Setup of run X:
// solver
module solver (
    input clk,
    input reset,
    input insert,
    input advance,
    input [3:0] value,
    output [40:0] solution
);
(* mem2reg *)
reg [40:0] counts [9];
assign solution =
    counts[0] + counts[1] + counts[2]
    + counts[3] + counts[4] + counts[5]
    + counts[6] + counts[7] + counts[8];
always @(posedge clk) begin
    if (reset) begin
        for (integer i = 0; i < 9; i = i + 1) begin
            counts[i] <= 0;
        end
    end if (insert) begin
        counts[value] <= counts[value] + 1;
    end if (advance) begin
        for (integer i = 1; i < 7; i = i + 1) begin
            counts[i - 1] <= counts[i];
        end
        counts[6] <= counts[7] + counts[0];
        counts[7] <= counts[8];
        counts[8] <= counts[0];
    end
end
endmodule
export LEC_CHECK = 0
export ABC_AREA = 1
export CAP_MARGIN = 20
export CELL_PAD_IN_SITES_DETAIL_PLACEMENT = 2
export CELL_PAD_IN_SITES_GLOBAL_PLACEMENT = 2
export CORE_ASPECT_RATIO = 0.97
export CORE_MARGIN = 2
export CORE_UTILIZATION = 50
export CTS_CLUSTER_SIZE = 42
export GPL_ROUTABILITY_DRIVEN = 1
export GPL_TIMING_DRIVEN = 0
export HOLD_SLACK_MARGIN = 0.23
export MAX_ROUTING_LAYER = met4
export MIN_ROUTING_LAYER = met2
export SETUP_SLACK_MARGIN = 0.94
export SLEW_MARGIN = 35
create_clock -name core_clock -period 9.99 [get_ports {clk}]
run.sh (not shown) runs the stock make flow with config.mk's settings and CLKGATE_MAP_FILE=.
Run X did not finish: a tool error stopped it during global placement without I/O.
What run A does differently from run X at the input level:
Settings: clearing CORE_ASPECT_RATIO, which used to be 0.97; swapping 50 for 72 in CORE_UTILIZATION; clearing MIN_ROUTING_LAYER, which used to be met2; putting PLACE_DENSITY at 0.39 where nothing was set; swapping 42 for 96 in CTS_CLUSTER_SIZE; swapping 0.23 for 0.29 in HOLD_SLACK_MARGIN; clearing GPL_TIMING_DRIVEN, which used to be 0; clearing GPL_ROUTABILITY_DRIVEN, which used to be 1; clearing MAX_ROUTING_LAYER, which used to be met4; putting CTS_CLUSTER_DIAMETER at 340 where nothing was set; clearing CELL_PAD_IN_SITES_DETAIL_PLACEMENT, which used to be 2; swapping 35 for 20 in SLEW_MARGIN; clearing SETUP_SLACK_MARGIN, which used to be 0.94; clearing CELL_PAD_IN_SITES_GLOBAL_PLACEMENT, which used to be 2; swapping 9.99 for 5.03 in the clock period (ns, I/O delays scaled along).
Run status, run A: aborted in global routing, error GRT-0232
Comparing run A against run X, there is no change at all in and-or/or-and share of the synthesized area.
Diff run X -> run A: width of the die went down 47 um, floorplan core area decreased by about 30% relative to the old numbers, xor and xnor fraction of the mapped netlist area did not really move, height of the die now smaller, die area down about 30%.
From run A to run X, total of flip-flops plus latches after synthesis did not move at all.

## build 8
The RTL this note starts from:
==> flow/design.v <==
module solver (
    input clk,
    input reset,
    input insert,
    input advance,
    input [3:0] value,
    output [40:0] solution
);
(* mem2reg *)
reg [40:0] counts [9];
assign solution =
    counts[0] + counts[1] + counts[2]
    + counts[3] + counts[4] + counts[5]
    + counts[6] + counts[7] + counts[8];
always @(posedge clk) begin
    if (reset) begin
        for (integer i = 0; i < 9; i = i + 1) begin
            counts[i] <= 0;
        end
    end if (insert) begin
        counts[value] <= counts[value] + 1;
    end if (advance) begin
        for (integer i = 1; i < 7; i = i + 1) begin
            counts[i - 1] <= counts[i];
        end
        counts[6] <= counts[7] + counts[0];
        counts[7] <= counts[8];
        counts[8] <= counts[0];
    end
end
endmodule
==> flow/config.mk <==
export PLATFORM = sky130hd
export DESIGN_NAME = solver
export DESIGN_NICKNAME = solver
export VERILOG_FILES = /design/flow/design.v
export SDC_FILE = /design/flow/constraint.sdc
export NUM_CORES = 4
export LEC_CHECK = 0
export ABC_AREA = 1
export CAP_MARGIN = 20
export CORE_ASPECT_RATIO = 0.92
export CORE_MARGIN = 2
export CORE_UTILIZATION = 72
export CTS_CLUSTER_DIAMETER = 400
export CTS_CLUSTER_SIZE = 99
export PLACE_DENSITY = 0.41
export SLEW_MARGIN = 20
export TNS_END_PERCENT = 15
==> flow/constraint.sdc <==
create_clock -name core_clock -period 5.85 [get_ports {clk}]
set_input_delay 1.1700 -clock core_clock [delete_from_list [all_inputs] [get_ports {clk}]]
set_output_delay 1.1700 -clock core_clock [all_outputs]
set_load 0.01 [all_outputs]
FAIL build 8 @ 5_1_grt: tool exited with error
For build 88, these inputs were changed with respect to build 8:
==> flow/config.mk <==
export PLATFORM = sky130hd
export DESIGN_NAME = solver
export DESIGN_NICKNAME = solver
export VERILOG_FILES = /design/flow/design.v
export SDC_FILE = /design/flow/constraint.sdc
export NUM_CORES = 4
export LEC_CHECK = 0
export CAP_MARGIN = 20
export CORE_MARGIN = 2
export CORE_UTILIZATION = 72
export CTS_CLUSTER_DIAMETER = 96
export CTS_CLUSTER_SIZE = 14
export SETUP_SLACK_MARGIN = -0.41
export SLEW_MARGIN = 20
==> flow/constraint.sdc <==
create_clock -name core_clock -period 4.23 [get_ports {clk}]
set_input_delay 0.8460 -clock core_clock [delete_from_list [all_inputs] [get_ports {clk}]]
set_output_delay 0.8460 -clock core_clock [all_outputs]
set_load 0.01 [all_outputs]
## What came out
Of the runs build 8 and build 88, none of them finished clean. No final results exist for build 8, since it was stopped by error GRT-0232 during 5_1_grt. NOTE: floorplan net count in build 88 falls short of that of build 8. Post-cts hold buffer count: build 88 vs build 8 identical. Core area ends up higher on build 8. Going from build 8 to build 88, arithmetic-cell share of the synthesized area counting full adders, half adders and majority gates grows by 1.8 points. Build 88 vs build 8: synthesized cell count down in build 88. Comparing build 8 and build 88, the lower buffer count from post-CTS setup fixing was measured on build 8. Sort build 8 and build 88 by post-synthesis share of cell area spent on and, or, nand and nor gates, ascending, and build 88 comes first. Compared with build 8, build 88 shows a lower die outline area.
Input changes introduced in build 78 (baseline for comparison: build 88):
-- flow/config.mk --
<<< build 88, line 8
export CAP_MARGIN = 20
export CORE_MARGIN = 2
export CORE_UTILIZATION = 72
export CTS_CLUSTER_DIAMETER = 96
export CTS_CLUSTER_SIZE = 14
export SETUP_SLACK_MARGIN = -0.41
export SLEW_MARGIN = 20
>>> build 78, line 8
export CAP_MARGIN = 20
export CORE_MARGIN = 2
export CORE_UTILIZATION = 40
export SLEW_MARGIN = 20
==> flow/constraint.sdc <==
create_clock -name core_clock -period 8.74 [get_ports {clk}]
set_input_delay 1.7480 -clock core_clock [delete_from_list [all_inputs] [get_ports {clk}]]
set_output_delay 1.7480 -clock core_clock [all_outputs]
set_load 0.01 [all_outputs]
Reported for build 78 and build 88, area fraction in compound gates after synthesis turned out identical to the last digit. The remaining runs in build 88 and build 78 completed every stage, whereas build 88 halted early. Build 78 against build 88: share of async-settable or async-resettable flops after synthesis essentially unchanged; worst-case setup slack after placement increased 2750 ps; post-CTS setup buffer count decreased 40. Summary — number of H-tree branching levels, build 78 relative to build 88: higher, by 1.
[inputs] build 50 vs build 78
-- flow/config.mk --
<<< build 78, line 6
export NUM_CORES = 4
export LEC_CHECK = 0
export CAP_MARGIN = 20
export CORE_MARGIN = 2
export CORE_UTILIZATION = 40
export SLEW_MARGIN = 20
>>> build 50, line 6
export NUM_CORES = 4
export LEC_CHECK = 0
export ABC_AREA = 1
export CAP_MARGIN = 5
export CORE_MARGIN = 2
export CORE_UTILIZATION = 72
export CTS_CLUSTER_DIAMETER = 96
export CTS_CLUSTER_SIZE = 73
export SETUP_SLACK_MARGIN = 0.36
export SLEW_MARGIN = 20
==> flow/constraint.sdc <==
create_clock -name core_clock -period 4.23 [get_ports {clk}]
set_input_delay 0.8460 -clock core_clock [delete_from_list [all_inputs] [get_ports {clk}]]
set_output_delay 0.8460 -clock core_clock [all_outputs]
set_load 0.01 [all_outputs]
--- outcome ---
Build 50 did not finish; the tool stopped in 5_1_grt with error GRT-0116. Going from build 78 to build 50, H-tree level count went down 1, synthesized area went up, post-place instance area picked up an extra 28%. Taking build 78 over build 50, the yosys synthesis chip area ratio works out to 0.917. Relative to build 78, compound-gate portion of the synthesized area decreased by 9.2 points in build 50.
